==> yarrow: inputs <==
## DT
module DT(
        input                   clk,
        input                   reset,
        output                  done,
        output                  sti_rd,
        output  [9:0]           sti_addr,
        input   [15:0]          sti_di,
        output                  res_wr,
        output                  res_rd,
        output  reg [13:0]      res_addr,
        output  reg [7:0]       res_do,
        input   [7:0]           res_di
        );
clock: 5.28 ns
lec_check: 0
abc_area: 1
cap_margin: 15
cell_pad_in_sites_global_placement: 0
core_margin: 3
core_utilization: 59
cts_cluster_size: 48
gpl_timing_driven: 1
max_routing_layer: met4
min_routing_layer: met2
place_density: 0.67
setup_slack_margin: -0.52
slew_margin: 10
tns_end_percent: 90
run.sh (not shown) runs the stock make flow with config.mk's settings and CLKGATE_MAP_FILE=.
==> juniper (differences from yarrow) <==
- CAP_MARGIN: 15 -> 20
- CELL_PAD_IN_SITES_GLOBAL_PLACEMENT: 0 -> unset
- CORE_MARGIN: 3 -> 2
- CORE_UTILIZATION: 59 -> 72
- CTS_CLUSTER_SIZE: 48 -> 24
- GPL_TIMING_DRIVEN: 1 -> unset
- MAX_ROUTING_LAYER: met4 -> unset
- MIN_ROUTING_LAYER: met2 -> unset
- PLACE_DENSITY: 0.67 -> 0.37
- SETUP_SLACK_MARGIN: -0.52 -> unset
- SLEW_MARGIN: 10 -> 20
- TNS_END_PERCENT: 90 -> unset
==> flow/constraint.sdc (replaced) <==
create_clock -name core_clock -period 6.72 [get_ports {clk}]
set_input_delay 1.3440 -clock core_clock [delete_from_list [all_inputs] [get_ports {clk}]]
set_output_delay 1.3440 -clock core_clock [all_outputs]
set_load 0.01 [all_outputs]
==> onyx (differences from yarrow) <==
- CAP_MARGIN: 15 -> 35
- CTS_CLUSTER_SIZE: 48 -> unset
- HOLD_SLACK_MARGIN: unset -> -0.09
- MAX_ROUTING_LAYER: met4 -> met5
- MIN_ROUTING_LAYER: met2 -> unset
- TNS_END_PERCENT: 90 -> 20
==> qor.txt <==
outcome = complete, but fails checks
final setup violation count = 8
SO Viols = setup timing
fin util = 71.9%
Final min period = 6.42 ns
Worst Slack Setup Final = -1.14 ns
-- figures above: onyx

==> qor.txt <==
ys flop type = edfxtp_1
final setup violation count = 8
IO buf count = 61
Worst Slack Setup Final = -1.11 ns
PostCTS Resize Cnt = 88
outcome = complete, but fails checks
SO Viols = setup timing
GR Util met2 = 55.8%
fin util = 72.1%
-- figures above: yarrow

==> qor.txt <==
outcome = complete, but fails checks
SO Viols = setup timing
clk sinks = 143
Final min period = 7.89 ns
CP endpoint kind = output pin
final setup violation count = 8
Inverters = 234
routing usage on met3 = 5.82%
Worst Slack Setup Final = -1.17 ns
-- figures above: juniper


---

==> build 60: inputs <==
Starting RTL as in the previous note.
Settings: LEC_CHECK=0, ABC_AREA=1, CAP_MARGIN=0, CORE_MARGIN=7, CORE_UTILIZATION=40, GPL_ROUTABILITY_DRIVEN=0, HOLD_SLACK_MARGIN=0.02, MAX_ROUTING_LAYER=met4, SLEW_MARGIN=20; clock period 9.0 ns.
==> build 16: changes against build 60 <==
Settings changed: CAP_MARGIN 0 to 20, CORE_ASPECT_RATIO from default to 1.87, CORE_MARGIN 7 to 2, CORE_UTILIZATION 40 to 39, CTS_CLUSTER_DIAMETER from default to 374, CTS_CLUSTER_SIZE from default to 98, GPL_ROUTABILITY_DRIVEN 0 to default, HOLD_SLACK_MARGIN 0.02 to default, MAX_ROUTING_LAYER met4 to default, SETUP_SLACK_MARGIN from default to -0.8, TNS_END_PERCENT from default to 20.
==> build 64: changes against build 60 <==
Settings changed: CAP_MARGIN 0 to 20, CORE_MARGIN 7 to 2, CORE_UTILIZATION 40 to 66, CTS_CLUSTER_DIAMETER from default to 213, GPL_ROUTABILITY_DRIVEN 0 to default, HOLD_SLACK_MARGIN 0.02 to default, MAX_ROUTING_LAYER met4 to default.
==> flow/constraint.sdc (replaced) <==
create_clock -name core_clock -period 7.13 [get_ports {clk}]
set_input_delay 1.4260 -clock core_clock [delete_from_list [all_inputs] [get_ports {clk}]]
set_output_delay 1.4260 -clock core_clock [all_outputs]
set_load 0.01 [all_outputs]
==> qor summary <==
| item | build 64 | build 16 | build 60 |
|---|---|---|---|
| Tightest Pin Transition | 0.918 ns | 1.02 ns | 1.10 ns |
| Power drawn by the combinational cells | 0.000244 W | 0.000196 W | 0.000193 W |
| FF-to-FF setup slack | 4.60 ns | 6.60 ns | 6.51 ns |
| Slowest stage cell, crit path | sky130_fd_sc_hd__edfxtp_1 | sky130_fd_sc_hd__clkdlybuf4s50_1 | sky130_fd_sc_hd__clkdlybuf4s50_1 |
| Post-placement setup slack | 0.228 ns | 1.41 ns | 1.36 ns |
| Count of multi-input combinational gates | 1194 | 1191 | 1191 |
| Number of buffers and inverters on the critical path | 6 | 4 | 5 |
| Tap cell count | 225 | 391 | 378 |
| Unrepaired setup endpoints after global routing | - | false | false |
| Layout Area Growth over Synthesis | 15.9% | 14.2% | 13.7% |
| Number of gates given a new drive strength after cts | 13 | 0 | 0 |
| Via count | 11000 | 10600 | 10500 |
| Proportion of total power due to net switching | 28.6% | 27.9% | 28.6% |
| Portion of total power attributed to combinational logic | 12.4% | 12.0% | 12.3% |
| Worst Path Required | 5.70 ns | 7.20 ns | 7.20 ns |
| Total power of the final layout | 0.00198 W | 0.00163 W | 0.00157 W |
| Total of fill cells in the finished design | 1274 | 2968 | 2833 |
| Amount of wire on met2 after detailed routing | 14.1 mm | 17.3 mm | 13.2 mm |
| Global-route wire length before repair | 47.3 mm | 50.9 mm | 47.9 mm |
| Utilization after layout | 77.2% | 45.2% | 46.4% |
| Endpoint of the worst register-to-register path | u_for.pixel_tmp[1][6]$_SDFFCE_PN1P_ | u_for.pixel_tmp[1][6]$_SDFFCE_PN1P_ | u_back.pixel_tmp[2][1]$_SDFFCE_PN1P_ |
| Met3 Usage GRT | 4.64% | 3.40% | 2.59% |
| Run status | finished clean | finished clean | finished clean |
| Total placed cells including tap cells | 1861 | 2025 | 2011 |
| Final worst hold slack | 0.454 ns | 0.442 ns | 0.442 ns |
Power and IR drop assume default switching activity.
